==> design/flow/design.v <==
`timescale 1ns / 1ps
module add_sub #(parameter WIDTH = 15)(
input signed [WIDTH:0] a,b,
input sel, 
output signed [WIDTH:0] out
);
wire [WIDTH+1:0] sum;
assign sum = sel?a-b:a+b;
assign out = {sum[WIDTH+1],sum[WIDTH-1:0]};
endmodule
`timescale 1ns / 1ps
module mux #(parameter WIDTH = 15)(
input [WIDTH:0] a,b,
input sel,
output [WIDTH:0]out
);
assign out = sel?b:a;
endmodule
`timescale 1ns / 1ps
module shifter#(parameter WIDTH = 15)(
input signed [WIDTH:0] a,
output signed [WIDTH:0] b,
input m , 
input [3:0] i
);
assign b = m? (a)>>>i :((i!=0)?(a)>>>(i-1):a);
endmodule
`timescale 1ns / 1ps
module rom#(parameter WIDTH = 15)(
input clk,
input sel ,
input [3:0] i,
output [WIDTH:0] rom_out
    );
 reg [WIDTH:0] rom_mem [0:19] ;
 initial begin
 rom_mem[0] =  16'b0000010000000000;
 rom_mem[1] =  16'b0000001000000000;
 rom_mem[2] =  16'b0000000100000000;
 rom_mem[3] =  16'b0000000010000000;
 rom_mem[4] =  16'b0000000001000000;
 rom_mem[5] =  16'b0000000000100000;
 rom_mem[6] =  16'b0000000000010000;
 rom_mem[7] =  16'b0000000000001000;
 rom_mem[8] =  16'b0000000000000100;
 rom_mem[9] =  16'b0000000000000010;
 rom_mem[10] =  16'b0000001000110010;
 rom_mem[11] =  16'b0000000100000110;
 rom_mem[12] =  16'b0000000010000001;
 rom_mem[13] =  16'b0000000001000000;
 rom_mem[14] =  16'b0000000000100000;
 rom_mem[15] =  16'b0000000000010000;
 rom_mem[16] =  16'b0000000000001000;
 rom_mem[17] =  16'b0000000000000100;
 rom_mem[18] =  16'b0000000000000010;
 rom_mem[19] =  16'b0000000000000001;
 end   
 assign rom_out = sel?rom_mem[i+9]:rom_mem[i-1];
endmodule
`timescale 1ns / 1ps
module recon_controlpath(
input clk,reset,
output reg selmx,selmy,selmz,
output reg [3:0]  i
);
reg start;
always @ (posedge clk) begin
    if(reset) begin 
        i <= 0;
        selmx <= 0;
        selmy <= 0;
        selmz <= 0; 
        start <= 1;
    end
    else if(start) begin
        if(i!=0) begin
        selmx <= 1;
        selmy <= 1;
        selmz <= 1; 
        end
        if(i != 10) begin
         i <= i+1;
        end
        else if (i==10) begin
            start <= 0;
            i <= 0;
            selmx <= 0;
            selmy <= 0;
            selmz <= 0; 
        end
    end
end
endmodule
`timescale 1ns / 1ps
module recon_datapath#(parameter WIDTH = 15)(
input clk,
input m,div,
input [WIDTH:0] Xo,Yo,Zo ,
input selmx,selmy,selmz,
output reg [WIDTH:0] Xout,Yout, Zout,
input [WIDTH:0] z_rom,
input [3:0] i
);
wire [WIDTH:0] x_mux, y_mux , z_mux;
wire [WIDTH:0] x_asout, y_asout , z_asout; 
wire [WIDTH:0] x_fout;
mux m_x(Xo , Xout , selmx , x_mux);
mux m_y(Yo , Yout , selmy , y_mux);
mux m_z(Zo , Zout , selmz , z_mux);
reg [WIDTH:0] Xi , Yi , Zi;
wire di = div?(~y_mux[15]):z_mux[15];
always @ (posedge clk) begin 
if(i!=0) begin
    Xout <= x_fout;
    Yout <= y_asout;
    Zout <= z_asout;
end
end
wire [WIDTH:0] x_sft, y_sft; 
shifter shftx(x_mux ,x_sft ,m, i);
shifter shfty(y_mux ,y_sft,m, i);
add_sub X_as(x_mux , y_sft ,di, x_asout);
add_sub Y_as(y_mux , x_sft ,di, y_asout);
add_sub Z_as(z_mux , z_rom ,~(di), z_asout);
mux m_xout(x_mux, x_asout , m , x_fout);
endmodule
`timescale 1ns / 1ps
module recon#(parameter WIDTH = 15)(
input clk,reset,m,div,
input [WIDTH:0] Xo, Yo ,Zo,
output [WIDTH:0] Xout , Yout , Zout,
output [3:0] i
);
wire selmx,selmy,selmz;
wire [WIDTH:0] rom_out ;
recon_datapath dt(clk,m,div,Xo,Yo,Zo,selmx, selmy,selmz,Xout, Yout, Zout ,rom_out, i);
recon_controlpath ct(clk,reset,selmx,selmy,selmz,i);
rom rm(clk,m,i,rom_out);
endmodule
`timescale 1ns / 1ps
module latch#(parameter WIDTH=15)(
input [WIDTH:0] Xout,Yout,Zout,
input [3:0] i,
input clk,reset,
output reg [WIDTH:0] X_H,Y_H,Z_H,
input af_en);
always@(posedge clk) begin
    if(reset) begin
        X_H<=16'b0;
        Y_H<=16'b0;
        Z_H<=16'b0;
    end
    else if(i==10&af_en)begin
        X_H<=16'b0000010011010100;
        Y_H<=16'b0;
        Z_H<=Yout;
    end
end
endmodule
`timescale 1ns / 1ps
module ResetLogic#(parameter WIDTH=15 )(
input ext_reset,
input clk,
output reg reset1,reset2,reset3,complete
);
reg [5:0] counter;
always@(posedge clk)begin
    if(ext_reset) begin
        reset1<=1;
        reset2<=1;
        reset3 <=1;
        complete <= 0;
        counter<=0;
    end
    else if(counter==0)begin
        counter<=counter+1;
        reset1<=0;
    end
    else if(counter==11) begin
        reset2<=0;
        counter <= counter + 1;
    end
    else if (counter == 22) begin 
        reset3 <= 0;
        counter <= counter + 1;
    end
    else if(counter ==33) begin
        complete <= 1;
    end
    else if(counter <34) begin 
        counter <= counter + 1;
    end
end
endmodule
`timescale 1ns / 1ps
module Neuron#(parameter WIDTH=15)(
input [WIDTH:0] Xo,Yo,Zo,
input clk,reset,
output [WIDTH:0] Sin_H,Cos_H,Z, 
output reset3,complete,
output [WIDTH:0] Yout,
input af_en
);
wire reset1,reset2;
wire zz;
assign Z=Yout;
wire[WIDTH:0] Xout,Zout;
wire [3:0] i1,i2;
wire [WIDTH:0] X_H,Y_H,Z_H;
reg [3:0] i1_d;
ResetLogic RL(reset,clk,reset1,reset2,reset3,complete);
recon linear(clk,reset1,1'b0,1'b0,Xo, Yo ,Zo,Xout , Yout , Zout, i1);
always @(posedge clk) i1_d <= i1;
latch l1(Xout,Yout,Zout, i1_d,clk,reset1,X_H,Y_H,Z_H,af_en);
recon hyperbolic(clk,reset2,1'b1,1'b0,X_H,Y_H,Z_H,Cos_H,Sin_H,zz,i2);
endmodule
`timescale 1ns / 1ps
module recon_top_level#(parameter WIDTH = 15)( 
input [WIDTH:0] Xo, Zo , Yo,
input clk,
input ext_reset,
input [1:0] sel,
output [WIDTH:0] mac_out,
output [WIDTH:0] f,
input af_en,
output complete
);
wire [WIDTH:0] z, coshz, sinhz;
wire reset3;
Neuron #(WIDTH)inneuron(Xo,Yo,Zo,clk,ext_reset, sinhz,coshz,z,reset3,complete,mac_out,af_en);
wire sign_z=z[WIDTH];
wire [WIDTH:0]relu ;
assign relu=sign_z?0:z;
wire [WIDTH:0] ez, ez_1;
add_sub #(WIDTH) adder1(coshz, sinhz, sel[0], ez);
add_sub #(WIDTH) adder2(ez, 16'b0000010000000000, sel[0], ez_1);
wire [WIDTH:0] w2,w3;
wire [WIDTH:0] divisor , dividend;
mux  #(WIDTH)m1(ez, coshz, sel[0], w2);
mux #(WIDTH) m2(ez_1, sinhz, sel[0], w3);
wire [WIDTH:0] div_out;
assign divisor =  {w3[15], (w3[14:0]>>2) };
assign dividend = {w2[15], (w2[14:0]>>2) };
wire [WIDTH:0] X_divout,Y_divout;
recon #(WIDTH) r_div(
 clk,reset3,1'b0,1'b1,
divisor, dividend ,16'b0,
 X_divout , Y_divout , div_out
);
assign f=sel[1]?(sel[0]?mac_out:relu):div_out;  
endmodule
==> design/flow/run.sh <==
#!/bin/bash
# the make line also repeats each setting of config.mk as NAME=value (left out here)
make -C /OpenROAD-flow-scripts/flow DESIGN_CONFIG=/design/flow/config.mk WORK_HOME=/design/flow/orfs CLKGATE_MAP_FILE= finish
==> design/flow/config.mk <==
export PLATFORM = sky130hd
export DESIGN_NAME = recon_top_level
export DESIGN_NICKNAME = recon_top_level
export VERILOG_FILES = /design/flow/design.v
export SDC_FILE = /design/flow/constraint.sdc
export NUM_CORES = 4
export LEC_CHECK = 0
export ABC_AREA = 0
export CAP_MARGIN = 20
export CELL_PAD_IN_SITES_DETAIL_PLACEMENT = 2
export CORE_ASPECT_RATIO = 0.82
export CORE_MARGIN = 6
export CORE_UTILIZATION = 71
export CTS_CLUSTER_DIAMETER = 291
export GPL_ROUTABILITY_DRIVEN = 0
export HOLD_SLACK_MARGIN = 0.11
export MIN_ROUTING_LAYER = met1
export PLACE_DENSITY_LB_ADDON = 0.02
export SETUP_SLACK_MARGIN = 1.63
export SLEW_MARGIN = 40
export TNS_END_PERCENT = 45
==> design/flow/constraint.sdc <==
create_clock -name core_clock -period 12.9 [get_ports {clk}]
set_input_delay 2.5800 -clock core_clock [delete_from_list [all_inputs] [get_ports {clk}]]
set_output_delay 2.5800 -clock core_clock [all_outputs]
set_load 0.01 [all_outputs]
==> results of run 1 <==
==> metrics by stage <==
step | std cells | hold slack, ps
2_1_floorplan | 2447 | 329
3_3_place_gp | 2803 | 445
==> results.yml, run 1 <==
# generated from flow reports
yosys:
  synth.area.top_cells: "sky130_fd_sc_hd__edfxtp_1, sky130_fd_sc_hd__ha_1, sky130_fd_sc_hd__xnor2_1"
  synth.yosys.chip_area_um2: 20200
  seq_area_frac_synth: 0.268
  yosysTopAreaCell: "sky130_fd_sc_hd__edfxtp_1"
  post_synth_instance_area_um2: 20200
  synthAdderAreaFrac: 0.104
  synthesis.nets: 2664
  yosys-dominant-comb-family: "AND-OR/OR-AND gates"
  yosys_warnings: 7
  proportion_of_synthesized_flip_flops_having_asynchronous_set_or_reset: 0
  synth_cell_count_leaders: "sky130_fd_sc_hd__nand2_1, sky130_fd_sc_hd__nor2_1, sky130_fd_sc_hd__a21oi_1, sky130_fd_sc_hd__o21ai_0, sky130_fd_sc_hd__ha_1"
  yosys.cell_count.top_type: "sky130_fd_sc_hd__nand2_1"
  synth_flops: 199
  ys_types: 99
  mux_area_frac: 0.106
  synth-edff-count: 144
  postSynth.topFlopCell: "sky130_fd_sc_hd__edfxtp_1"
  post_synth_and_or_nand_nor_area_fraction: 0.177
  postSynthCellCount: 2447
  ys_sh_aoi: 0.211
  synthesis.area_per_instance_um2: 8.27
  post_synth_xor_area_fraction: 0.0851
  synth_largest_type_area_fraction: 0.214
  yosys-stat-cells: 2447
floorplanning:
  pin_count: 86
  horizontal_die_dimension_um: 198
  placement_rows: 55
  die_area_um2: 32700
  core_area_um2: 27800
  die-height_um: 165
  initial_core_util: 0.728
run_status:
  outcome: "aborted with a tool error"
  failing_step: "3_5_place_dp"
  first-error: "[ERROR DPL-0033] detailed placement checks failed during check placement."
placement:
  io_buffer_count: 85
==> run 2: changes to the inputs <==
- ABC_AREA: 0 -> default
- CAP_MARGIN: 20 -> 0
- CELL_PAD_IN_SITES_DETAIL_PLACEMENT: 2 -> default
- CORE_ASPECT_RATIO: 0.82 -> 1.72
- CORE_MARGIN: 6 -> 2
- CORE_UTILIZATION: 71 -> 60
- CTS_CLUSTER_DIAMETER: 291 -> default
- GPL_TIMING_DRIVEN: default -> 0
- HOLD_SLACK_MARGIN: 0.11 -> default
- MAX_ROUTING_LAYER: default -> met5
- MIN_ROUTING_LAYER: met1 -> default
- PLACE_DENSITY_LB_ADDON: 0.02 -> 0.25
- SETUP_SLACK_MARGIN: 1.63 -> -0.34
- SLEW_MARGIN: 40 -> 35
- TNS_END_PERCENT: 45 -> default
- clock period: 12.9 -> 4.97 ns (I/O delays scaled with it)
==> results.yml, run 2 <==
# synthesis and place-and-route metrics
worst_hold_path:
  hp-start: "inneuron.linear.ct.i[3]$_SDFFE_PP0P_"
  worst_hold_path.endpoint: "inneuron.i1_d[3]$_DFF_P_"
  worstHoldPathCells: 0
  hold_class: "reg -> reg"
yosys:
  synth-edff-count: 144
  seq_area_frac_synth: 0.268
  yosys-dominant-comb-family: "AND-OR/OR-AND gates"
  mux_area_frac: 0.106
  yosysTopAreaCell: "sky130_fd_sc_hd__edfxtp_1"
  post_synth_xor_area_fraction: 0.0851
  synth_flops: 199
  post_synth_and_or_nand_nor_area_fraction: 0.177
  yosys.cell_count.top_type: "sky130_fd_sc_hd__nand2_1"
  synth.yosys.chip_area_um2: 20200
  yosys-stat-cells: 2447
  ys_types: 99
  synth_largest_type_area_fraction: 0.214
  synthesis.area_per_instance_um2: 8.27
  postSynthCellCount: 2447
  post_synth_instance_area_um2: 20200
  synthAdderAreaFrac: 0.104
  synth.area.top_cells: "sky130_fd_sc_hd__edfxtp_1, sky130_fd_sc_hd__ha_1, sky130_fd_sc_hd__xnor2_1"
  postSynth.topFlopCell: "sky130_fd_sc_hd__edfxtp_1"
  synthesis.nets: 2664
  ys_sh_aoi: 0.211
  yosys_warnings: 7
  proportion_of_synthesized_flip_flops_having_asynchronous_set_or_reset: 0
  synth_cell_count_leaders: "sky130_fd_sc_hd__nand2_1, sky130_fd_sc_hd__nor2_1, sky130_fd_sc_hd__a21oi_1, sky130_fd_sc_hd__o21ai_0, sky130_fd_sc_hd__ha_1"
critical_path:
  crit_path_max_fanout: 7
  crit_type: "reg -> reg"
  arrival_ps: 8400
  worstReg2RegEnd: "r_div.dt.Yout[15]$_DFFE_PN_"
  critPathMaxStageDelay_ps: 940
  critical_path.startpoint: "inneuron.hyperbolic.dt.Yout[0]$_DFFE_PP_"
  critPathSlowestCell: "sky130_fd_sc_hd__o21ai_1"
  ff2ff_path_depth: 36
  critical_path_required_ps: 5210
  end_kind: "flip-flop"
  cp-endpoint: "r_div.dt.Yout[15]$_DFFE_PN_"
  critical-path-top-delay-family: "AND-OR/OR-AND gates"
  path_buffers: 3
  timing.rr.start: "inneuron.hyperbolic.dt.Yout[0]$_DFFE_PP_"
  critical_path_cell_count: 36
  internal_reg_to_reg_setup_slack_ps: -3190
  startpoint_type: "flip-flop"
drt:
  routed_wire_length_per_instance_um: 24.0
  remaining_drc_errors: 0
  via_per_inst: 6.81
  drt_pass1_iterations: 15
  final_antenna_net_count: 0
  detail_route.iter0.violations: 2748
  routed-via-count: 21723
  wl_um: 76700
timing:
  finalMaxSlewViolations: 0
  max_slew_headroom_at_the_worst_pin: 0.170
  final.min_clock_period_ps: 8160
  final_critical_path_setup_slack_ps: -3190
  fin_crit_sh: 1.64
  fmax_mhz: 123
  finalHoldWorstSlack_ps: 374
  clock_skew_ps: 14.1
  worst_slew_pin_slew_ps: 1240
  timing.final.setup_violations: 48
  grt_setup_unrepaired: "true"
  hold_violation_total_from_the_final_report: 0
floorplanning:
  core_area_um2: 33400
  placement_rows: 88
  pin_count: 86
  horizontal_die_dimension_um: 144
  die-height_um: 245
  initial_core_util: 0.606
  die_area_um2: 35300
global_route:
  most_heavily_used_metal_layer_in_global_routing: "met2"
  global_route.usage.total: 0.395
  grt_pass1_vias: 20363
  grt_remaining_overflow: 0
  groute.layer.met2.usage: 0.664
  antenna_found_initial: 1
  use_met3: 0.0940
  first_pass_grt_wire_length_um: 108000
  grt_max_degree: 58
  global_route_met1_utilization: 0.421
placement:
  place_hpwl_um: 48600
  setup_slack_placement_ps: -4650
  io_buffer_count: 84
  dpl-instance-area_um2: 22000
  post-place-cells: 2983
clocking:
  cts-buffers-inserted: 17
  sinks_on_clock_net: 199
  cts_hold_buffers: 0
  clock_insertion_delay_worst_skew_ps: 480
  tritoncts_clock_tree: "yes"
  htree_levels: 4
  clockRootBuffer: "sky130_fd_sc_hd__clkbuf_16"
  worst_case_clock_buffer_depth: 2
  worst_setup_hold_path_clk_slew_ps: 80
power_and_ir_drop:
  pwr.group.sequential_mw: 2.28
  ir_drop_v: 0.000383
  netSwitchingPower_mw: 3.00
  comb_power_share: 0.511
  powerComb_mw: 3.91
  leakage_nw: 10.1
  maxPowerGroup: "combinational logic"
  p_int_mw: 4.64
  pwr-share-clk: 0.191
  clock_power_mw: 1.46
  power.switching_fraction: 0.393
  p_seq_frac: 0.298
  power_density_nw_per_um2: 298
run_status:
  layout.failed_checks: "negative setup slack"
  outcome: "complete, but fails checks"
run:
  maxCapViolCount: 0
  tool_warnings: 47
cells_and_area:
  layout.core_utilization: 0.769
  final_net_count: 2942
  area_delta_synth_final_pct: 26.9
  n_fill_cell: 2132
  final_cells: 3189
  stdcell_area_um2: 25700
run 2: final cells by class:
type / count / area, µm² / share of cell area
inverter: 143 / 574 / 0.0224
clock inverter: 14 / 155 / 0.00604
sequential: 199 / 5450 / 0.212
antenna: 1 / 2.50 / 0.0000975
timing repair buffer: 284 / 2470 / 0.0962
multi-input combinational: 1989 / 15400 / 0.602
clock buffer: 18 / 429 / 0.0167
tap: 450 / 563 / 0.0219
buffer: 91 / 576 / 0.0224
run 2: metal layers:
metal  share of wire  vias up
met2            0.47     1700
met3            0.10      673
met5               0        -
met1            0.32    10000
li1                -     9350
met4            0.11        0
run 2: repair_timing:
item | in CTS | in global routing
gates cloned | 0 | 1
setup buffers | 139 | 78
pin swaps | 91 | 124
gates resized | 240 | 238
endpoints found under the setup margin | 62 | 56
run 2: metrics by stage:
stage,power (mW),setup TNS (ps)
finish,7.64,-61470
global route,7.86,-70210
CTS,6.92,-51050
detailed placement,4.87,-120690
global placement,4.78,-123950
floorplan,4.07,-33220
==> run 3: changes to the inputs <==
- ABC_AREA: default -> 1
- CAP_MARGIN: 0 -> 20
- CORE_ASPECT_RATIO: 1.72 -> 1.03
- CORE_UTILIZATION: 60 -> 54
- CTS_CLUSTER_DIAMETER: default -> 246
- GPL_ROUTABILITY_DRIVEN: 0 -> default
- GPL_TIMING_DRIVEN: 0 -> default
- MAX_ROUTING_LAYER: met5 -> default
- PLACE_DENSITY_LB_ADDON: 0.25 -> 0.14
- SETUP_SLACK_MARGIN: -0.34 -> default
- SLEW_MARGIN: 35 -> 20
- clock period: 4.97 -> 6.41 ns (I/O delays scaled with it)
==> results.yml, run 3 <==
# synthesis and place-and-route metrics
run_status:
  outcome: "complete, but fails checks"
  layout.failed_checks: "negative setup slack"
yosys:
  synth.yosys.chip_area_um2: 19500
  synthesis.nets: 3036
  post_synth_instance_area_um2: 19500
  synth.area.top_cells: "sky130_fd_sc_hd__edfxtp_1, sky130_fd_sc_hd__nand2_1, sky130_fd_sc_hd__ha_1"
  ys_sh_aoi: 0.151
  mux_area_frac: 0.00411
  yosys-stat-cells: 2819
  proportion_of_synthesized_flip_flops_having_asynchronous_set_or_reset: 0
  yosys-dominant-comb-family: "simple AND/OR/NAND/NOR gates"
  postSynthCellCount: 2819
  post_synth_and_or_nand_nor_area_fraction: 0.274
  synth-edff-count: 144
  synthAdderAreaFrac: 0.108
  synthesis.area_per_instance_um2: 6.91
  synth_largest_type_area_fraction: 0.222
  seq_area_frac_synth: 0.279
  synth_flops: 199
  post_synth_xor_area_fraction: 0.0909
  yosys.cell_count.top_type: "sky130_fd_sc_hd__nand2_1"
  postSynth.topFlopCell: "sky130_fd_sc_hd__edfxtp_1"
  synth_cell_count_leaders: "sky130_fd_sc_hd__nand2_1, sky130_fd_sc_hd__inv_1, sky130_fd_sc_hd__nor2_1, sky130_fd_sc_hd__o21ai_0"
  ys_types: 61
  yosysTopAreaCell: "sky130_fd_sc_hd__edfxtp_1"
  yosys_warnings: 7
timing:
  worst_slew_pin_slew_ps: 866
  clock_skew_ps: 20.6
  finalHoldWorstSlack_ps: 449
  final_critical_path_setup_slack_ps: -195
  timing.final.setup_violations: 4
  finalMaxSlewViolations: 0
  hold_violation_total_from_the_final_report: 0
  fin_crit_sh: 1.03
  final.min_clock_period_ps: 6600
  max_slew_headroom_at_the_worst_pin: 0.417
  grt_setup_unrepaired: "true"
  fmax_mhz: 151
critical_path:
  end_kind: "flip-flop"
  startpoint_type: "input pin"
  path_common_cell: "sky130_fd_sc_hd__nand2_2"
  critical_path_required_ps: 6630
  critical_path.startpoint: "sel[0]"
  cp-endpoint: "r_div.dt.Yout[15]$_DFFE_PN_"
  critical-path-top-delay-family: "simple AND/OR/NAND/NOR gates"
  internal_reg_to_reg_setup_slack_ps: -140
  timing.rr.start: "inneuron.hyperbolic.dt.Yout[1]$_DFFE_PP_"
  critical_path_cell_count: 50
  critPathSlowestCell: "sky130_fd_sc_hd__ha_1"
  crit_path_max_fanout: 7
  ff2ff_path_depth: 52
  path_buffers: 11
  arrival_ps: 6830
  crit_type: "in -> reg"
  worstReg2RegEnd: "r_div.dt.Yout[15]$_DFFE_PN_"
  critPathMaxStageDelay_ps: 350
cells_and_area:
  stdcell_area_um2: 24300
  final_net_count: 3326
  area_delta_synth_final_pct: 24.9
  layout.core_utilization: 0.684
  final_cells: 3591
  combinational_gate_area_um2: 13200
  n_fill_cell: 3035
  layout.area.seq_um2: 5430
floorplanning:
  pin_count: 86
  horizontal_die_dimension_um: 191
  placement_rows: 70
  initial_core_util: 0.548
  die-height_um: 197
  core_area_um2: 35600
  die_area_um2: 37600
drt:
  drt_pass1_iterations: 6
  detail_route.iter0.violations: 1593
  routed_wire_length_per_instance_um: 16.9
  remaining_drc_errors: 0
  via_per_inst: 5.57
  routed-via-count: 19986
  wl_um: 60800
  final_antenna_net_count: 0
run:
  tool_warnings: 47
  maxCapViolCount: 0
power_and_ir_drop:
  pwr-share-clk: 0.240
  finalPower_mw: 5.21
  leakage_nw: 11.7
  maxPowerGroup: "combinational logic"
  pwr.group.sequential_mw: 1.75
  clock_power_mw: 1.25
  powerComb_mw: 2.21
  p_seq_frac: 0.336
  power_density_nw_per_um2: 214
  p_int_mw: 3.20
  comb_power_share: 0.424
  ir_drop_v: 0.000324
  power.switching_fraction: 0.385
  netSwitchingPower_mw: 2.01
worst_hold_path:
  hp-start: "inneuron.RL.reset3$_SDFFE_PP1P_"
  worstHoldPathCells: 1
  hold_class: "reg -> reg"
  worst_hold_path.endpoint: "r_div.ct.i[1]$_SDFFE_PP0P_"
clocking:
  clock_insertion_delay_worst_skew_ps: 470
  sinks_on_clock_net: 199
  cts-buffers-inserted: 17
  worst_case_clock_buffer_depth: 2
  htree_levels: 4
  clockRootBuffer: "sky130_fd_sc_hd__clkbuf_16"
  worst_setup_hold_path_clk_slew_ps: 90
  tritoncts_clock_tree: "yes"
global_route:
  global_route_met1_utilization: 0.384
  most_heavily_used_metal_layer_in_global_routing: "met2"
  grt_pass1_vias: 19269
  first_pass_grt_wire_length_um: 95800
  grt_remaining_overflow: 0
  global_route.usage.total: 0.319
  use_met3: 0.0385
  grt_max_degree: 56
  antenna_found_initial: 1
  groute.layer.met2.usage: 0.573
placement:
  dpl-instance-area_um2: 22400
  post-place-cells: 3504
  io_buffer_count: 85
  globalplace.congestion: 0.978
  place_hpwl_um: 46300
==> run 3: layer usage <==
metal | part of all wire | routed length [µm]
met2 | 0.49 | 30000
met1 | 0.41 | 24900
met3 | 0.051 | 3090
met5 | 0 | 0
met4 | 0.046 | 2820
==> run 3: final cells by class <==
type | count | area share
inverters | 375 | 0.0583
diodes | 1 | 0.000103
clock inverters | 15 | 0.00993
flip-flops and latches | 199 | 0.223
clock buffers | 17 | 0.0175
repair buffers | 364 | 0.126
well taps | 468 | 0.0241
multi-input cells | 2152 | 0.541
==> run 3: stage by stage <==
step | worst slack, ps | setup TNS, ps
floorplan | -400 | -768
global placement | -1110 | -9780
detailed placement | -1250 | -11760
CTS | -63.6 | -63.6
global route | -645 | -3470
finish | -195 | -437
==> run 3: repair_timing <==
action,in CTS,in global routing
hold buffers,0,0
cloned,2,0
gates resized,102,95
setup buffers,39,21
pin swaps,58,68
endpoints found under the setup margin,13,18
==> run 4: changes to the inputs <==
- ABC_AREA: 1 -> default
- CORE_ASPECT_RATIO: 1.03 -> default
- CORE_UTILIZATION: 54 -> 68
- CTS_CLUSTER_DIAMETER: 246 -> default
- PLACE_DENSITY_LB_ADDON: 0.14 -> default
- TNS_END_PERCENT: default -> 85
- clock period: 6.41 -> 7.07 ns (I/O delays scaled with it)
==> results.yml, run 4 <==
# synthesis and place-and-route metrics
run_status:
  outcome: "complete, but fails checks"
  layout.failed_checks: "negative setup slack"
drt:
  via_per_inst: 6.69
  remaining_drc_errors: 0
  final_antenna_net_count: 0
  routed_wire_length_per_instance_um: 22.3
  routed-via-count: 20935
  drt_pass1_iterations: 6
  detail_route.iter0.violations: 2504
  antenna-diode-count: 0
  wl_um: 69700
power_and_ir_drop:
  p_seq_frac: 0.339
  pwr.group.sequential_mw: 1.62
  comb_power_share: 0.442
  pwr-share-clk: 0.219
  finalPower_mw: 4.79
  power.switching_fraction: 0.390
  leakage_nw: 9.97
  p_int_mw: 2.92
  netSwitchingPower_mw: 1.87
  clock_power_mw: 1.05
  maxPowerGroup: "combinational logic"
  powerComb_mw: 2.12
  ir_drop_v: 0.000215
  power_density_nw_per_um2: 195
yosys:
  synth_flops: 199
  yosys-dominant-comb-family: "AND-OR/OR-AND gates"
  post_synth_instance_area_um2: 20200
  synthesis.area_per_instance_um2: 8.27
  postSynth.topFlopCell: "sky130_fd_sc_hd__edfxtp_1"
  synthesis.nets: 2664
  mux_area_frac: 0.106
  synth.area.top_cells: "sky130_fd_sc_hd__edfxtp_1, sky130_fd_sc_hd__ha_1, sky130_fd_sc_hd__xnor2_1"
  yosysTopAreaCell: "sky130_fd_sc_hd__edfxtp_1"
  synth-edff-count: 144
  post_synth_xor_area_fraction: 0.0851
  yosys.cell_count.top_type: "sky130_fd_sc_hd__nand2_1"
  yosys-stat-cells: 2447
  proportion_of_synthesized_flip_flops_having_asynchronous_set_or_reset: 0
  post_synth_and_or_nand_nor_area_fraction: 0.177
  synthAdderAreaFrac: 0.104
  synth_cell_count_leaders: "sky130_fd_sc_hd__nand2_1, sky130_fd_sc_hd__nor2_1, sky130_fd_sc_hd__a21oi_1, sky130_fd_sc_hd__o21ai_0, sky130_fd_sc_hd__ha_1"
  postSynthCellCount: 2447
  ys_types: 99
  seq_area_frac_synth: 0.268
  yosys_warnings: 7
  synth.yosys.chip_area_um2: 20200
  ys_sh_aoi: 0.211
  synth_largest_type_area_fraction: 0.214
clocking:
  cts-buffers-inserted: 17
  cts_hold_buffers: 0
  tritoncts_clock_tree: "yes"
  worst_case_clock_buffer_depth: 2
  htree_levels: 4
  clock_insertion_delay_worst_skew_ps: 490
  clockRootBuffer: "sky130_fd_sc_hd__clkbuf_16"
  worst_setup_hold_path_clk_slew_ps: 80
  sinks_on_clock_net: 199
floorplanning:
  die-height_um: 176
  horizontal_die_dimension_um: 176
  core_area_um2: 29500
  die_area_um2: 31100
  placement_rows: 63
  pin_count: 86
  initial_core_util: 0.686
placement:
  place_hpwl_um: 49000
  dpl-instance-area_um2: 23100
  io_buffer_count: 85
  globalplace.congestion: 0.970
timing:
  finalMaxSlewViolations: 0
  final_critical_path_setup_slack_ps: -800
  grt_setup_unrepaired: "true"
  fin_crit_sh: 1.11
  timing.final.setup_violations: 10
  hold_violation_total_from_the_final_report: 0
  final.min_clock_period_ps: 7870
  fmax_mhz: 127
  worst_slew_pin_slew_ps: 1060
  clock_skew_ps: 18.3
  max_slew_headroom_at_the_worst_pin: 0.291
critical_path:
  critPathMaxStageDelay_ps: 570
  critical-path-top-delay-family: "AND-OR/OR-AND gates"
  timing.rr.start: "inneuron.hyperbolic.dt.Yout[2]$_DFFE_PP_"
  critPathSlowestCell: "sky130_fd_sc_hd__or4_4"
  cp-endpoint: "r_div.dt.Yout[15]$_DFFE_PN_"
  ff2ff_path_depth: 38
  critical_path_required_ps: 7300
  startpoint_type: "flip-flop"
  path_common_cell: "sky130_fd_sc_hd__a21oi_2"
  critical_path.startpoint: "inneuron.hyperbolic.dt.Yout[2]$_DFFE_PP_"
  critical_path_cell_count: 38
  worstReg2RegEnd: "r_div.dt.Yout[15]$_DFFE_PN_"
  crit_path_max_fanout: 4
  end_kind: "flip-flop"
  path_buffers: 6
  crit_type: "reg -> reg"
  arrival_ps: 8100
  internal_reg_to_reg_setup_slack_ps: -800
global_route:
  first_pass_grt_wire_length_um: 104000
  grt_max_degree: 49
  antenna_found_initial: 1
  grt_remaining_overflow: 0
  grt_pass1_vias: 19814
  global_route.usage.total: 0.423
run:
  tool_warnings: 49
  maxCapViolCount: 0
cells_and_area:
  combinational_gate_area_um2: 14400
  layout.area.seq_um2: 5430
  final_net_count: 2945
  area_delta_synth_final_pct: 21.3
  n_fill_cell: 1702
  stdcell_area_um2: 24500
worst_hold_path:
  hold_class: "reg -> reg"
  hp-start: "inneuron.l1.Z_H[9]$_SDFFE_PP0P_"
  worst_hold_path.endpoint: "inneuron.l1.Z_H[9]$_SDFFE_PP0P_"
  worstHoldPathCells: 2
-- run 4: per-stage QoR --
step	worst slack [ps]	TNS [ps]	hold slack, ps	utilization	std cells
after floorplan	-1010	-3240	329	-	2447
after global placement	-926	-3980	441	0.782	3046
after detailed placement	-1210	-8230	452	0.782	3046
after CTS	-553	-1280	464	0.814	3104
after global routing	-1070	-5720	482	0.833	3131
final	-800	-3190	469	0.833	3131
-- run 4: final cells by class --
type | count | area share
inverters | 143 | 0.0221
clock buffers | 17 | 0.0173
clock inverters | 15 | 0.00704
multi-input cells | 1989 | 0.586
repair buffers | 378 | 0.126
well taps | 390 | 0.0199
flip-flops and latches | 199 | 0.221
-- run 4: per-layer routing --
layer,wire (µm),up-vias,global-route usage
met5,11,-,0
met4,3970,2,0.195
met3,7070,335,0.0840
met2,33000,1433,0.718
met1,25600,9798,0.520
li1,-,9367,-
-- run 4: what timing repair did --
| item | CTS | global route |
|---|---|---|
| setup endpoints to repair | 11 | 18 |
| setup buffers | 26 | 28 |
| resized | 47 | 85 |
| pin swaps | 35 | 53 |
==> run 5: changes to the inputs <==
- ABC_AREA: default -> 1
- CORE_UTILIZATION: 68 -> 72
- CTS_CLUSTER_DIAMETER: default -> 396
- CTS_CLUSTER_SIZE: default -> 99
- SETUP_SLACK_MARGIN: default -> -0.53
- TNS_END_PERCENT: 85 -> default
- clock period: 7.07 -> 5.28 ns (I/O delays scaled with it)
==> results.yml, run 5 <==
# generated from flow reports
yosys:
  synth_largest_type_area_fraction: 0.222
  yosys-stat-cells: 2819
  post_synth_and_or_nand_nor_area_fraction: 0.274
  synth-edff-count: 144
  synthesis.area_per_instance_um2: 6.91
  ys_sh_aoi: 0.151
  synth_flops: 199
  synthesis.nets: 3036
  synthAdderAreaFrac: 0.108
  postSynthCellCount: 2819
  post_synth_xor_area_fraction: 0.0909
  postSynth.topFlopCell: "sky130_fd_sc_hd__edfxtp_1"
  seq_area_frac_synth: 0.279
  yosysTopAreaCell: "sky130_fd_sc_hd__edfxtp_1"
  yosys.cell_count.top_type: "sky130_fd_sc_hd__nand2_1"
  synth_cell_count_leaders: "sky130_fd_sc_hd__nand2_1, sky130_fd_sc_hd__inv_1, sky130_fd_sc_hd__nor2_1, sky130_fd_sc_hd__o21ai_0"
  mux_area_frac: 0.00411
  post_synth_instance_area_um2: 19500
  yosys_warnings: 7
  synth.yosys.chip_area_um2: 19500
  ys_types: 61
  synth.area.top_cells: "sky130_fd_sc_hd__edfxtp_1, sky130_fd_sc_hd__nand2_1, sky130_fd_sc_hd__ha_1"
  yosys-dominant-comb-family: "simple AND/OR/NAND/NOR gates"
  proportion_of_synthesized_flip_flops_having_asynchronous_set_or_reset: 0
placement:
  setup_slack_placement_ps: -2130
  post-place-cells: 3469
  io_buffer_count: 85
  globalplace.congestion: 1.02
  place_hpwl_um: 46800
floorplanning:
  core_area_um2: 26700
  die-height_um: 168
  die_area_um2: 28400
  horizontal_die_dimension_um: 168
  placement_rows: 60
  pin_count: 86
  initial_core_util: 0.729
clocking:
  cts-buffers-inserted: 17
  clockRootBuffer: "sky130_fd_sc_hd__clkbuf_16"
  sinks_on_clock_net: 199
  cts_hold_buffers: 0
  htree_levels: 4
  worst_case_clock_buffer_depth: 2
run_status:
  outcome: "aborted with a tool error"
  failing_step: "5_1_grt"
  first-error: "[ERROR GRT-0232] Routing congestion too high. Check the congestion heatmap in the GUI."
global_route:
  global_route.usage.total: 0.858
  grt_remaining_overflow: 202
## run 5: per-layer routing
metal  track usage  GRT overflow
met1         0.855            12
met2         0.976           106
met3         0.754             4
met5         0.449             2
met4         0.870            78
## run 5: what timing repair did
action / CTS
pin swaps: 88
buffers inserted: 44
gates resized: 130
setup endpoints to repair: 20
hold endpoints to repair: 0
cloned: 1
## run 5: stage by stage
step                      instance area, µm²  setup TNS (ps)   util  total power, mW
after floorplan                        19700          -10630      -             3.74
after CTS                              24500          -13560  0.916             6.56
after global placement                 22900          -27360  0.857             4.82
after detailed placement               22900          -34540  0.857             4.95
==> run 6: changes to the inputs <==
- ABC_AREA: 1 -> default
- CAP_MARGIN: 20 -> 15
- CTS_CLUSTER_DIAMETER: 396 -> 338
- HOLD_SLACK_MARGIN: default -> -0.05
- PLACE_DENSITY: default -> 0.43
- SETUP_SLACK_MARGIN: -0.53 -> default
- TNS_END_PERCENT: default -> 45
- clock period: 5.28 -> 5.39 ns (I/O delays scaled with it)
==> results.yml, run 6 <==
# generated from flow reports
run_status:
  first-error: "[ERROR GRT-0116] Global routing finished with congestion. Check the congestion regions in the DRC Viewer."
  outcome: "aborted with a tool error"
  failing_step: "5_1_grt"
yosys:
  synth_largest_type_area_fraction: 0.214
  ys_types: 99
  mux_area_frac: 0.106
  synth.yosys.chip_area_um2: 20200
  yosys-stat-cells: 2447
  postSynth.topFlopCell: "sky130_fd_sc_hd__edfxtp_1"
  synth_cell_count_leaders: "sky130_fd_sc_hd__nand2_1, sky130_fd_sc_hd__nor2_1, sky130_fd_sc_hd__a21oi_1, sky130_fd_sc_hd__o21ai_0, sky130_fd_sc_hd__ha_1"
  synthesis.nets: 2664
  yosys.cell_count.top_type: "sky130_fd_sc_hd__nand2_1"
  post_synth_xor_area_fraction: 0.0851
  post_synth_and_or_nand_nor_area_fraction: 0.177
  synthAdderAreaFrac: 0.104
  seq_area_frac_synth: 0.268
  yosys-dominant-comb-family: "AND-OR/OR-AND gates"
  yosysTopAreaCell: "sky130_fd_sc_hd__edfxtp_1"
  synth_flops: 199
  yosys_warnings: 7
  post_synth_instance_area_um2: 20200
  ys_sh_aoi: 0.211
  synth-edff-count: 144
  synth.area.top_cells: "sky130_fd_sc_hd__edfxtp_1, sky130_fd_sc_hd__ha_1, sky130_fd_sc_hd__xnor2_1"
  synthesis.area_per_instance_um2: 8.27
  postSynthCellCount: 2447
  proportion_of_synthesized_flip_flops_having_asynchronous_set_or_reset: 0
floorplanning:
  die-height_um: 172
  initial_core_util: 0.730
  horizontal_die_dimension_um: 172
  die_area_um2: 29500
  placement_rows: 61
  pin_count: 86
  core_area_um2: 27700
placement:
  setup_slack_placement_ps: -2550
  dpl-instance-area_um2: 24600
  place_hpwl_um: 51500
  globalplace.congestion: 1.17
  io_buffer_count: 85
  post-place-cells: 3233
clocking:
  worst_case_clock_buffer_depth: 2
  htree_levels: 4
  sinks_on_clock_net: 199
  cts-buffers-inserted: 17
  clockRootBuffer: "sky130_fd_sc_hd__clkbuf_16"
global_route:
  grt_remaining_overflow: 116
  global_route.usage.total: 0.782
==> run 6: routing by layer <==
layer	overflow	GRT usage
met1	0	0.771
met2	66	0.944
met3	3	0.624
met4	47	0.831
met5	0	0.243
==> run 6: stage by stage <==
| step | util | power (mW) |
|---|---|---|
| after floorplan | - | 3.69 |
| after global placement | 0.889 | 4.74 |
| after detailed placement | 0.889 | 4.92 |
| after CTS | 0.959 | 6.81 |
==> run 6: repair_timing <==
action | 4_1_cts
endpoints found under the setup margin | 45
endpoints found under the hold margin | 0
pin swaps | 81
hold buffers | 0
setup buffers | 90
gates resized | 228
gates cloned | 1
==> run 7: changes to the inputs <==
- ABC_AREA: default -> 0
- CAP_MARGIN: 15 -> 20
- CTS_CLUSTER_DIAMETER: 338 -> default
- CTS_CLUSTER_SIZE: 99 -> default
- GPL_ROUTABILITY_DRIVEN: default -> 1
- HOLD_SLACK_MARGIN: -0.05 -> -0.08
- MAX_ROUTING_LAYER: default -> met4
- MIN_ROUTING_LAYER: default -> met1
- PLACE_DENSITY: 0.43 -> default
- PLACE_DENSITY_LB_ADDON: default -> 0.2
- SETUP_SLACK_MARGIN: default -> 1.03
- SLEW_MARGIN: 20 -> 40
- clock period: 5.39 -> 7.19 ns (I/O delays scaled with it)
==> results.yml, run 7 <==
# generated from flow reports
yosys:
  post_synth_and_or_nand_nor_area_fraction: 0.177
  synthesis.area_per_instance_um2: 8.27
  synth_largest_type_area_fraction: 0.214
  synth_cell_count_leaders: "sky130_fd_sc_hd__nand2_1, sky130_fd_sc_hd__nor2_1, sky130_fd_sc_hd__a21oi_1, sky130_fd_sc_hd__o21ai_0, sky130_fd_sc_hd__ha_1"
  post_synth_xor_area_fraction: 0.0851
  synthesis.nets: 2664
  synth.area.top_cells: "sky130_fd_sc_hd__edfxtp_1, sky130_fd_sc_hd__ha_1, sky130_fd_sc_hd__xnor2_1"
  synthAdderAreaFrac: 0.104
  mux_area_frac: 0.106
  postSynth.topFlopCell: "sky130_fd_sc_hd__edfxtp_1"
  ys_types: 99
  yosys-stat-cells: 2447
  seq_area_frac_synth: 0.268
  postSynthCellCount: 2447
  yosys_warnings: 7
  yosys-dominant-comb-family: "AND-OR/OR-AND gates"
  post_synth_instance_area_um2: 20200
  yosys.cell_count.top_type: "sky130_fd_sc_hd__nand2_1"
  proportion_of_synthesized_flip_flops_having_asynchronous_set_or_reset: 0
  synth-edff-count: 144
  yosysTopAreaCell: "sky130_fd_sc_hd__edfxtp_1"
  ys_sh_aoi: 0.211
  synth.yosys.chip_area_um2: 20200
  synth_flops: 199
floorplanning:
  horizontal_die_dimension_um: 172
  die-height_um: 172
  core_area_um2: 27700
  die_area_um2: 29500
  pin_count: 86
  initial_core_util: 0.730
  placement_rows: 61
placement:
  post-place-cells: 3032
  dpl-instance-area_um2: 23100
  place_hpwl_um: 48600
  setup_slack_placement_ps: -1010
  globalplace.congestion: 1.07
  io_buffer_count: 85
global_route:
  global_route.usage.total: 0.786
  grt_remaining_overflow: 106
clocking:
  worst_case_clock_buffer_depth: 2
  cts-buffers-inserted: 17
  sinks_on_clock_net: 199
  clockRootBuffer: "sky130_fd_sc_hd__clkbuf_16"
  htree_levels: 4
  cts_hold_buffers: 0
run_status:
  first-error: "[ERROR GRT-0232] Routing congestion too high. Check the congestion heatmap in the GUI."
  failing_step: "5_1_grt"
  outcome: "aborted with a tool error"
[run 7: routing by layer]
metal / track usage / overflow
met5: - / -
met4: 0.821 / 43
met2: 0.932 / 61
met3: 0.608 / 1
met1: 0.763 / 1
[run 7: timing repair]
action	CTS
resized	125
pin swaps	77
setup endpoints to repair	29
hold endpoints to repair	0
setup buffers	84
==> run 8: changes to the inputs <==
- ABC_AREA: 0 -> 1
- CORE_UTILIZATION: 72 -> 70
- CTS_CLUSTER_SIZE: default -> 72
- GPL_ROUTABILITY_DRIVEN: 1 -> default
- HOLD_SLACK_MARGIN: -0.08 -> 0.28
- MAX_ROUTING_LAYER: met4 -> default
- MIN_ROUTING_LAYER: met1 -> default
- PLACE_DENSITY_LB_ADDON: 0.2 -> default
- SETUP_SLACK_MARGIN: 1.03 -> 1.33
- SLEW_MARGIN: 40 -> 20
- TNS_END_PERCENT: 45 -> default
- clock period: 7.19 -> 4.6 ns (I/O delays scaled with it)
==> results.yml, run 8 <==
# generated from flow reports
yosys:
  yosysTopAreaCell: "sky130_fd_sc_hd__edfxtp_1"
  post_synth_and_or_nand_nor_area_fraction: 0.274
  synth.yosys.chip_area_um2: 19500
  post_synth_xor_area_fraction: 0.0909
  ys_sh_aoi: 0.151
  yosys_warnings: 7
  seq_area_frac_synth: 0.279
  yosys-stat-cells: 2819
  proportion_of_synthesized_flip_flops_having_asynchronous_set_or_reset: 0
  synth_cell_count_leaders: "sky130_fd_sc_hd__nand2_1, sky130_fd_sc_hd__inv_1, sky130_fd_sc_hd__nor2_1, sky130_fd_sc_hd__o21ai_0"
  synth-edff-count: 144
  postSynthCellCount: 2819
  yosys-dominant-comb-family: "simple AND/OR/NAND/NOR gates"
  ys_types: 61
  post_synth_instance_area_um2: 19500
  synthesis.area_per_instance_um2: 6.91
  synth_flops: 199
  synthAdderAreaFrac: 0.108
  postSynth.topFlopCell: "sky130_fd_sc_hd__edfxtp_1"
  synth_largest_type_area_fraction: 0.222
  mux_area_frac: 0.00411
  synth.area.top_cells: "sky130_fd_sc_hd__edfxtp_1, sky130_fd_sc_hd__nand2_1, sky130_fd_sc_hd__ha_1"
  synthesis.nets: 3036
  yosys.cell_count.top_type: "sky130_fd_sc_hd__nand2_1"
floorplanning:
  die-height_um: 171
  core_area_um2: 27600
  initial_core_util: 0.707
  die_area_um2: 29200
  placement_rows: 61
  horizontal_die_dimension_um: 171
  pin_count: 86
placement:
  globalplace.congestion: 1.08
  place_hpwl_um: 47800
  io_buffer_count: 85
run_status:
  first-error: "[ERROR DPL-0038] Utilization greater than 100%, impossible to legalize"
  outcome: "aborted with a tool error"
  failing_step: "4_1_cts"
-- run 8: metrics by stage --
stage	total power [mW]	setup slack (ps)	cell area, µm²	std cells
floorplan	4.44	-1820	20300	2819
global placement	5.77	-2420	24000	3592
detailed placement	5.95	-2630	24000	3592
==> run 9: changes to the inputs <==
- ABC_AREA: 1 -> 0
- CTS_CLUSTER_SIZE: 72 -> 33
- GPL_ROUTABILITY_DRIVEN: default -> 1
- HOLD_SLACK_MARGIN: 0.28 -> default
- MIN_ROUTING_LAYER: default -> met1
- SETUP_SLACK_MARGIN: 1.33 -> 1.63
- SLEW_MARGIN: 20 -> 40
- TNS_END_PERCENT: default -> 100
- clock period: 4.6 -> 8.83 ns (I/O delays scaled with it)
==> results.yml, run 9 <==
# synthesis and place-and-route metrics
run_status:
  outcome: "finished clean"
yosys:
  synth_flops: 199
  yosysTopAreaCell: "sky130_fd_sc_hd__edfxtp_1"
  synth_largest_type_area_fraction: 0.214
  synthesis.nets: 2664
  postSynthCellCount: 2447
  synth_cell_count_leaders: "sky130_fd_sc_hd__nand2_1, sky130_fd_sc_hd__nor2_1, sky130_fd_sc_hd__a21oi_1, sky130_fd_sc_hd__o21ai_0, sky130_fd_sc_hd__ha_1"
  yosys-stat-cells: 2447
  post_synth_and_or_nand_nor_area_fraction: 0.177
  yosys_warnings: 7
  yosys-dominant-comb-family: "AND-OR/OR-AND gates"
  post_synth_xor_area_fraction: 0.0851
  postSynth.topFlopCell: "sky130_fd_sc_hd__edfxtp_1"
  synthAdderAreaFrac: 0.104
  ys_sh_aoi: 0.211
  proportion_of_synthesized_flip_flops_having_asynchronous_set_or_reset: 0
  mux_area_frac: 0.106
  synth-edff-count: 144
  synthesis.area_per_instance_um2: 8.27
  seq_area_frac_synth: 0.268
  post_synth_instance_area_um2: 20200
  yosys.cell_count.top_type: "sky130_fd_sc_hd__nand2_1"
  ys_types: 99
  synth.yosys.chip_area_um2: 20200
  synth.area.top_cells: "sky130_fd_sc_hd__edfxtp_1, sky130_fd_sc_hd__ha_1, sky130_fd_sc_hd__xnor2_1"
global_route:
  first_pass_grt_wire_length_um: 100000
  grt_max_degree: 56
  use_met3: 0.0840
  global_route.usage.total: 0.414
  antenna_found_initial: 0
  grt_remaining_overflow: 0
  global_route_met1_utilization: 0.523
  grt_pass1_vias: 19194
  most_heavily_used_metal_layer_in_global_routing: "met2"
  groute.layer.met2.usage: 0.671
placement:
  dpl-instance-area_um2: 21700
  globalplace.congestion: 1.00
  io_buffer_count: 85
  setup_slack_placement_ps: -69.4
  place_hpwl_um: 45200
timing:
  max_slew_headroom_at_the_worst_pin: 0.362
  final_critical_path_setup_slack_ps: 457
  finalMaxSlewViolations: 0
  clock_skew_ps: 15.4
  fin_crit_sh: 0.948
  timing.final.setup_violations: 0
  final.min_clock_period_ps: 8370
  fmax_mhz: 119
  grt_setup_unrepaired: "true"
  hold_violation_total_from_the_final_report: 0
  worst_slew_pin_slew_ps: 949
critical_path:
  path_buffers: 3
  critical_path_required_ps: 9060
  critical-path-top-delay-family: "AND-OR/OR-AND gates"
  internal_reg_to_reg_setup_slack_ps: 460
  critical_path_cell_count: 39
  startpoint_type: "input pin"
  critical_path.startpoint: "sel[0]"
  ff2ff_path_depth: 41
  crit_type: "in -> reg"
  arrival_ps: 8600
  worstReg2RegEnd: "r_div.dt.Yout[15]$_DFFE_PN_"
  path_common_cell: "sky130_fd_sc_hd__a21oi_2"
  crit_path_max_fanout: 6
  cp-endpoint: "r_div.dt.Yout[15]$_DFFE_PN_"
  critPathMaxStageDelay_ps: 430
  critPathSlowestCell: "sky130_fd_sc_hd__or4_1"
  end_kind: "flip-flop"
  timing.rr.start: "inneuron.hyperbolic.dt.Yout[0]$_DFFE_PP_"
power_and_ir_drop:
  maxPowerGroup: "combinational logic"
  pwr-share-clk: 0.236
  pwr.group.sequential_mw: 1.28
  ir_drop_v: 0.000209
  leakage_nw: 9.12
  powerComb_mw: 1.60
  comb_power_share: 0.424
  clock_power_mw: 0.892
  p_int_mw: 2.34
  power.switching_fraction: 0.380
  netSwitchingPower_mw: 1.43
  p_seq_frac: 0.340
  finalPower_mw: 3.78
  power_density_nw_per_um2: 162
floorplanning:
  pin_count: 86
  die_area_um2: 30300
  initial_core_util: 0.709
  horizontal_die_dimension_um: 174
  core_area_um2: 28500
  die-height_um: 174
  placement_rows: 62
cells_and_area:
  stdcell_area_um2: 23300
  n_fill_cell: 1791
  layout.area.seq_um2: 5430
  final_net_count: 2768
  area_delta_synth_final_pct: 15.2
  combinational_gate_area_um2: 14300
run:
  tool_warnings: 50
  maxCapViolCount: 0
drt:
  routed-via-count: 19892
  remaining_drc_errors: 0
  antenna-diode-count: 0
  final_antenna_net_count: 0
  wl_um: 64800
  drt_pass1_iterations: 8
  via_per_inst: 6.75
  routed_wire_length_per_instance_um: 22.0
  detail_route.iter0.violations: 2685
clocking:
  tritoncts_clock_tree: "yes"
  htree_levels: 4
  worst_case_clock_buffer_depth: 2
  worst_setup_hold_path_clk_slew_ps: 90
  clock_insertion_delay_worst_skew_ps: 480
  cts_hold_buffers: 0
  sinks_on_clock_net: 199
  cts-buffers-inserted: 17
  clockRootBuffer: "sky130_fd_sc_hd__clkbuf_16"
worst_hold_path:
  worst_hold_path.endpoint: "inneuron.i1_d[2]$_DFF_P_"
  worstHoldPathCells: 0
  hp-start: "inneuron.linear.ct.i[2]$_SDFFE_PP0P_"
  hold_class: "reg -> reg"
==> run 9: cell type report <==
class | count | area share
clock buffer | 18 | 0.0193
timing repair buffer | 199 | 0.0783
sequential | 199 | 0.233
tap | 384 | 0.0206
clock inverter | 14 | 0.00865
multi-input combinational | 1989 | 0.616
timing repair inverter | 2 | 0.000645
inverter | 143 | 0.0234
==> run 9: metal layers <==
| metal | up-vias | wire [µm] |
|---|---|---|
| met5 | - | 0 |
| met4 | 0 | 3580 |
| met3 | 280 | 6400 |
| met2 | 1284 | 29800 |
| met1 | 9325 | 25000 |
| li1 | 9003 | - |
==> run 9: per-stage QoR <==
step / cells / util / TNS [ps] / hold slack [ps]
6_report: 2948 / 0.816 / 0 / 470
5_1_grt: 2948 / 0.816 / 0 / 472
4_1_cts: 2927 / 0.799 / 0 / 464
3_5_place_dp: 2856 / 0.759 / -69.4 / 444
3_3_place_gp: 2856 / 0.759 / 0 / 444
2_1_floorplan: 2447 / - / 0 / 329
==> run 9: timing repair <==
item                                    4_1_cts  5_1_grt
buffers inserted                             36       20
endpoints found under the setup margin       15       21
resized                                      45       78
cloned                                        3        1
pin swaps                                    37       40
==> run 10: changes to the inputs <==
- ABC_AREA: 0 -> 1
- CORE_UTILIZATION: 70 -> 71
- CTS_CLUSTER_DIAMETER: default -> 380
- CTS_CLUSTER_SIZE: 33 -> default
- GPL_ROUTABILITY_DRIVEN: 1 -> 0
- MAX_ROUTING_LAYER: default -> met4
- PLACE_DENSITY_LB_ADDON: default -> 0.2
- SETUP_SLACK_MARGIN: 1.63 -> 1.99
- TNS_END_PERCENT: 100 -> 45
- clock period: 8.83 -> 6.6 ns (I/O delays scaled with it)
==> results.yml, run 10 <==
# generated from flow reports
run_status:
  failing_step: "5_1_grt"
  first-error: "[ERROR GRT-0116] Global routing finished with congestion. Check the congestion regions in the DRC Viewer."
  outcome: "aborted with a tool error"
clocking:
  clockRootBuffer: "sky130_fd_sc_hd__clkbuf_16"
  cts-buffers-inserted: 17
  sinks_on_clock_net: 199
  htree_levels: 4
  worst_case_clock_buffer_depth: 2
floorplanning:
  placement_rows: 60
  die_area_um2: 28800
  pin_count: 86
  core_area_um2: 27000
  die-height_um: 170
  initial_core_util: 0.722
  horizontal_die_dimension_um: 170
yosys:
  synth_cell_count_leaders: "sky130_fd_sc_hd__nand2_1, sky130_fd_sc_hd__inv_1, sky130_fd_sc_hd__nor2_1, sky130_fd_sc_hd__o21ai_0"
  yosys.cell_count.top_type: "sky130_fd_sc_hd__nand2_1"
  post_synth_instance_area_um2: 19500
  synth_largest_type_area_fraction: 0.222
  ys_types: 61
  synthesis.nets: 3036
  synth.area.top_cells: "sky130_fd_sc_hd__edfxtp_1, sky130_fd_sc_hd__nand2_1, sky130_fd_sc_hd__ha_1"
  ys_sh_aoi: 0.151
  postSynthCellCount: 2819
  post_synth_xor_area_fraction: 0.0909
  yosys-dominant-comb-family: "simple AND/OR/NAND/NOR gates"
  seq_area_frac_synth: 0.279
  synthAdderAreaFrac: 0.108
  postSynth.topFlopCell: "sky130_fd_sc_hd__edfxtp_1"
  yosysTopAreaCell: "sky130_fd_sc_hd__edfxtp_1"
  synth_flops: 199
  mux_area_frac: 0.00411
  yosys_warnings: 7
  yosys-stat-cells: 2819
  synth-edff-count: 144
  post_synth_and_or_nand_nor_area_fraction: 0.274
  proportion_of_synthesized_flip_flops_having_asynchronous_set_or_reset: 0
  synthesis.area_per_instance_um2: 6.91
  synth.yosys.chip_area_um2: 19500
global_route:
  global_route.usage.total: 0.752
  grt_remaining_overflow: 57
placement:
  setup_slack_placement_ps: -1130
  io_buffer_count: 85
  place_hpwl_um: 42500
-- run 10: stage by stage --
stage	setup TNS [ps]	area, µm²	cells	total power [mW]
floorplan	-278	19800	2819	3.05
global placement	-4220	22000	3332	3.62
detailed placement	-7790	22000	3332	3.71
CTS	0	25300	3561	5.51
-- run 10: metal layers --
layer | global-route usage | overflow
met1 | 0.728 | 0
met2 | 0.938 | 40
met3 | 0.544 | 0
met4 | 0.758 | 17
met5 | - | -
-- run 10: timing repair --
item | 4_1_cts
pin swaps | 176
cloned | 4
hold buffers | 0
endpoints found under the hold margin | 0
setup buffers | 193
endpoints found under the setup margin | 76
gates resized | 341
==> run 11: changes to the inputs <==
- ABC_AREA: 1 -> default
- CAP_MARGIN: 20 -> 30
- CORE_UTILIZATION: 71 -> 47
- CTS_CLUSTER_DIAMETER: 380 -> 111
- GPL_ROUTABILITY_DRIVEN: 0 -> default
- MAX_ROUTING_LAYER: met4 -> default
- PLACE_DENSITY_LB_ADDON: 0.2 -> 0.23
- SETUP_SLACK_MARGIN: 1.99 -> default
- SLEW_MARGIN: 40 -> 20
- TNS_END_PERCENT: 45 -> 100
- clock period: 6.6 -> 6.86 ns (I/O delays scaled with it)
==> results.yml, run 11 <==
# synthesis and place-and-route metrics
run_status:
  outcome: "complete, but fails checks"
  layout.failed_checks: "negative setup slack"
floorplanning:
  pin_count: 86
  initial_core_util: 0.473
  die-height_um: 211
  placement_rows: 76
  horizontal_die_dimension_um: 211
  core_area_um2: 42800
  die_area_um2: 44700
power_and_ir_drop:
  pwr-share-clk: 0.222
  ir_drop_v: 0.000263
  netSwitchingPower_mw: 1.77
  power.switching_fraction: 0.368
  comb_power_share: 0.435
  pwr.group.sequential_mw: 1.65
  leakage_nw: 10.1
  power_density_nw_per_um2: 194
  powerComb_mw: 2.09
  clock_power_mw: 1.07
  p_int_mw: 3.04
  maxPowerGroup: "combinational logic"
  p_seq_frac: 0.344
yosys:
  yosysTopAreaCell: "sky130_fd_sc_hd__edfxtp_1"
  postSynth.topFlopCell: "sky130_fd_sc_hd__edfxtp_1"
  ys_types: 99
  synth-edff-count: 144
  post_synth_xor_area_fraction: 0.0851
  synthesis.nets: 2664
  mux_area_frac: 0.106
  yosys_warnings: 7
  yosys.cell_count.top_type: "sky130_fd_sc_hd__nand2_1"
  postSynthCellCount: 2447
  synth.yosys.chip_area_um2: 20200
  synth_largest_type_area_fraction: 0.214
  synth_cell_count_leaders: "sky130_fd_sc_hd__nand2_1, sky130_fd_sc_hd__nor2_1, sky130_fd_sc_hd__a21oi_1, sky130_fd_sc_hd__o21ai_0, sky130_fd_sc_hd__ha_1"
  synthesis.area_per_instance_um2: 8.27
  yosys-dominant-comb-family: "AND-OR/OR-AND gates"
  synth.area.top_cells: "sky130_fd_sc_hd__edfxtp_1, sky130_fd_sc_hd__ha_1, sky130_fd_sc_hd__xnor2_1"
  synthAdderAreaFrac: 0.104
  yosys-stat-cells: 2447
  synth_flops: 199
  ys_sh_aoi: 0.211
  post_synth_and_or_nand_nor_area_fraction: 0.177
  post_synth_instance_area_um2: 20200
  proportion_of_synthesized_flip_flops_having_asynchronous_set_or_reset: 0
  seq_area_frac_synth: 0.268
cells_and_area:
  area_delta_synth_final_pct: 22.7
  final_net_count: 2968
  n_fill_cell: 3875
  stdcell_area_um2: 24800
  layout.core_utilization: 0.580
placement:
  place_hpwl_um: 49600
  globalplace.congestion: 0.968
  io_buffer_count: 85
  dpl-instance-area_um2: 23600
global_route:
  most_heavily_used_metal_layer_in_global_routing: "met2"
  antenna_found_initial: 0
  groute.layer.met2.usage: 0.485
  first_pass_grt_wire_length_um: 101000
  grt_remaining_overflow: 0
  use_met3: 0.0398
  grt_max_degree: 47
  global_route.usage.total: 0.288
  grt_pass1_vias: 18683
  global_route_met1_utilization: 0.377
timing:
  fin_crit_sh: 1.11
  hold_violation_total_from_the_final_report: 0
  fin_tns_setup_ps: -2140
  timing.final.setup_violations: 6
  worst_slew_pin_slew_ps: 874
  max_slew_headroom_at_the_worst_pin: 0.410
  fmax_mhz: 132
  grt_setup_unrepaired: "true"
  final_critical_path_setup_slack_ps: -731
  final.min_clock_period_ps: 7590
  finalMaxSlewViolations: 0
  clock_skew_ps: 21.0
critical_path:
  critPathMaxStageDelay_ps: 580
  internal_reg_to_reg_setup_slack_ps: -730
  ff2ff_path_depth: 39
  arrival_ps: 7830
  path_buffers: 6
  critical_path_required_ps: 7100
  critPathSlowestCell: "sky130_fd_sc_hd__or4_4"
  startpoint_type: "flip-flop"
  timing.rr.start: "inneuron.hyperbolic.dt.Yout[3]$_DFFE_PP_"
  worstReg2RegEnd: "r_div.dt.Yout[15]$_DFFE_PN_"
  critical_path.startpoint: "inneuron.hyperbolic.dt.Yout[3]$_DFFE_PP_"
  critical_path_cell_count: 39
  crit_path_max_fanout: 4
  crit_type: "reg -> reg"
  critical-path-top-delay-family: "AND-OR/OR-AND gates"
  end_kind: "flip-flop"
  cp-endpoint: "r_div.dt.Yout[15]$_DFFE_PN_"
worst_hold_path:
  worst_hold_path.endpoint: "inneuron.l1.Z_H[7]$_SDFFE_PP0P_"
  worstHoldPathCells: 2
  hp-start: "inneuron.l1.Z_H[7]$_SDFFE_PP0P_"
  hold_class: "reg -> reg"
clocking:
  worst_setup_hold_path_clk_slew_ps: 80
  tritoncts_clock_tree: "yes"
  cts-buffers-inserted: 17
  clockRootBuffer: "sky130_fd_sc_hd__clkbuf_16"
  htree_levels: 4
  sinks_on_clock_net: 199
  clock_insertion_delay_worst_skew_ps: 510
  worst_case_clock_buffer_depth: 2
  cts_hold_buffers: 0
drt:
  wl_um: 63900
  routed_wire_length_per_instance_um: 19.3
  routed-via-count: 19316
  antenna-diode-count: 0
  via_per_inst: 5.84
  final_antenna_net_count: 0
  remaining_drc_errors: 0
  drt_pass1_iterations: 6
  detail_route.iter0.violations: 1427
run:
  tool_warnings: 47
  maxCapViolCount: 0
-- run 11: cell type report --
class | instances | area (µm²) | share of cell area
Clock buffer | 18 | 450 | 0.0181
Clock inverter | 14 | 149 | 0.00600
Inverter | 143 | 546 | 0.0220
Multi-Input combinational cell | 1989 | 14300 | 0.574
Sequential cell | 199 | 5430 | 0.219
Tap cell | 546 | 683 | 0.0275
Timing Repair Buffer | 401 | 3310 | 0.133
-- run 11: timing repair --
item,4_1_cts,5_1_grt
gates resized,42,72
setup endpoints to repair,11,18
buffers inserted,19,12
pin swaps,34,40
-- run 11: layer usage --
metal	vias to the layer above	part of all wire	wire length, µm
li1	9399	-	-
met1	9144	0.43	27700
met2	665	0.47	30300
met3	108	0.060	3800
met4	0	0.032	2060
met5	-	0	0
-- run 11: per-stage QoR --
stage | power (mW) | instances | setup slack [ps] | hold slack, ps
global route | 5.08 | 3310 | -1100 | 481
floorplan | 2.90 | 2447 | -1180 | 329
global placement | 3.63 | 3248 | -1220 | 443
CTS | 4.78 | 3299 | -684 | 461
detailed placement | 3.68 | 3248 | -1280 | 449
finish | 4.80 | 3310 | -731 | 458
==> run 12: changes to the inputs <==
- ABC_AREA: default -> 1
- CAP_MARGIN: 30 -> 20
- CORE_UTILIZATION: 47 -> 72
- CTS_CLUSTER_DIAMETER: 111 -> 396
- CTS_CLUSTER_SIZE: default -> 99
- MIN_ROUTING_LAYER: met1 -> default
- PLACE_DENSITY: default -> 0.39
- PLACE_DENSITY_LB_ADDON: 0.23 -> default
- TNS_END_PERCENT: 100 -> default
- clock period: 6.86 -> 6.61 ns (I/O delays scaled with it)
==> results.yml, run 12 <==
# synthesis and place-and-route metrics
clocking:
  worst_setup_hold_path_clk_slew_ps: 90
  clockRootBuffer: "sky130_fd_sc_hd__clkbuf_16"
  cts_hold_buffers: 0
  tritoncts_clock_tree: "yes"
  sinks_on_clock_net: 199
  cts-buffers-inserted: 17
  clock_insertion_delay_worst_skew_ps: 470
  htree_levels: 4
  worst_case_clock_buffer_depth: 2
power_and_ir_drop:
  p_int_mw: 2.98
  pwr-share-clk: 0.220
  netSwitchingPower_mw: 2.03
  power_density_nw_per_um2: 213
  finalPower_mw: 5.01
  power.switching_fraction: 0.406
  p_seq_frac: 0.345
  clock_power_mw: 1.11
  maxPowerGroup: "combinational logic"
  leakage_nw: 11.3
  pwr.group.sequential_mw: 1.73
  comb_power_share: 0.435
  powerComb_mw: 2.18
  ir_drop_v: 0.000262
critical_path:
  startpoint_type: "flip-flop"
  cp-endpoint: "r_div.dt.Yout[14]$_DFFE_PN_"
  critical_path.startpoint: "inneuron.hyperbolic.dt.Yout[0]$_DFFE_PP_"
  path_buffers: 9
  path_common_cell: "sky130_fd_sc_hd__nand2_2"
  critPathMaxStageDelay_ps: 440
  internal_reg_to_reg_setup_slack_ps: -1150
  critical_path_cell_count: 47
  worstReg2RegEnd: "r_div.dt.Yout[14]$_DFFE_PN_"
  critPathSlowestCell: "sky130_fd_sc_hd__edfxtp_1"
  critical_path_required_ps: 6840
  arrival_ps: 7990
  critical-path-top-delay-family: "simple AND/OR/NAND/NOR gates"
  crit_path_max_fanout: 5
  ff2ff_path_depth: 47
  end_kind: "flip-flop"
  timing.rr.start: "inneuron.hyperbolic.dt.Yout[0]$_DFFE_PP_"
  crit_type: "reg -> reg"
placement:
  io_buffer_count: 85
  globalplace.congestion: 0.985
  place_hpwl_um: 45100
yosys:
  yosys.cell_count.top_type: "sky130_fd_sc_hd__nand2_1"
  synth.area.top_cells: "sky130_fd_sc_hd__edfxtp_1, sky130_fd_sc_hd__nand2_1, sky130_fd_sc_hd__ha_1"
  post_synth_and_or_nand_nor_area_fraction: 0.274
  synth-edff-count: 144
  yosys_warnings: 7
  synthesis.nets: 3036
  proportion_of_synthesized_flip_flops_having_asynchronous_set_or_reset: 0
  ys_sh_aoi: 0.151
  ys_types: 61
  synthesis.area_per_instance_um2: 6.91
  synth_flops: 199
  yosysTopAreaCell: "sky130_fd_sc_hd__edfxtp_1"
  synth_cell_count_leaders: "sky130_fd_sc_hd__nand2_1, sky130_fd_sc_hd__inv_1, sky130_fd_sc_hd__nor2_1, sky130_fd_sc_hd__o21ai_0"
  synthAdderAreaFrac: 0.108
  seq_area_frac_synth: 0.279
  postSynth.topFlopCell: "sky130_fd_sc_hd__edfxtp_1"
  yosys-dominant-comb-family: "simple AND/OR/NAND/NOR gates"
  yosys-stat-cells: 2819
  synth_largest_type_area_fraction: 0.222
  post_synth_instance_area_um2: 19500
  synth.yosys.chip_area_um2: 19500
  post_synth_xor_area_fraction: 0.0909
  postSynthCellCount: 2819
  mux_area_frac: 0.00411
drt:
  remaining_drc_errors: 0
  wl_um: 68200
  detail_route.iter0.violations: 3294
  routed_wire_length_per_instance_um: 20.0
  via_per_inst: 6.46
  drt_pass1_iterations: 13
  routed-via-count: 21973
  final_antenna_net_count: 0
global_route:
  antenna_found_initial: 4
  first_pass_grt_wire_length_um: 100000
  grt_remaining_overflow: 0
  grt_pass1_vias: 20817
  global_route.usage.total: 0.436
  grt_max_degree: 66
floorplanning:
  pin_count: 86
  initial_core_util: 0.729
  horizontal_die_dimension_um: 168
  core_area_um2: 26700
  die-height_um: 168
  placement_rows: 60
  die_area_um2: 28400
worst_hold_path:
  worst_hold_path.endpoint: "inneuron.RL.complete$_SDFFE_PP0P_"
  hold_class: "reg -> reg"
  hp-start: "inneuron.RL.complete$_SDFFE_PP0P_"
  worstHoldPathCells: 2
timing:
  finalMaxSlewViolations: 0
  hold_violation_total_from_the_final_report: 0
  fmax_mhz: 129
  final.min_clock_period_ps: 7760
  fin_tns_setup_ps: -6200
  final_critical_path_setup_slack_ps: -1150
  fin_crit_sh: 1.17
  grt_setup_unrepaired: "true"
  worst_slew_pin_slew_ps: 1110
  finalHoldWorstSlack_ps: 464
  timing.final.setup_violations: 11
  clock_skew_ps: 14.0
  max_slew_headroom_at_the_worst_pin: 0.256
run_status:
  outcome: "complete, but fails checks"
  layout.failed_checks: "negative setup slack"
cells_and_area:
  final_net_count: 3266
  area_delta_synth_final_pct: 20.7
run:
  maxCapViolCount: 0
  tool_warnings: 48
run 12: layer usage:
layer  track usage  part of all wire  vias to the layer above
met5             0            0.0015                        -
met3        0.0795              0.13                      609
met4         0.286             0.090                       10
met2         0.731              0.44                     1703
met1         0.515              0.34                     9928
li1              -                 -                     9723
run 12: layout make-up:
| type | count | area [µm²] |
|---|---|---|
| multi-input combinational | 2151 | 13000 |
| inverter | 375 | 1420 |
| clock inverter | 15 | 173 |
| clock buffer | 17 | 425 |
| antenna | 1 | 2.50 |
| timing repair buffer | 305 | 2630 |
| sequential | 199 | 5430 |
| tap | 341 | 427 |
| fill | 1423 | 3210 |
run 12: repair_timing:
action                     CTS  global route
setup endpoints to repair   11            15
gates resized               57            94
pin swaps                   42            66
buffers inserted            17            17
cloned                       3             0
run 12: through the flow:
| stage | utilization | instances | cell area [µm²] | setup slack, ps |
|---|---|---|---|---|
| final | 0.880 | 3404 | 23500 | -1150 |
| after global routing | 0.880 | 3403 | 23500 | -1940 |
| after CTS | 0.859 | 3387 | 23000 | 2.45 |
| after detailed placement | 0.818 | 3335 | 21900 | -1180 |
| after global placement | 0.818 | 3335 | 21900 | -890 |
| after floorplan | - | 2819 | 19700 | -248 |
Power figures rest on the tool's default switching activity, not on a simulated workload.
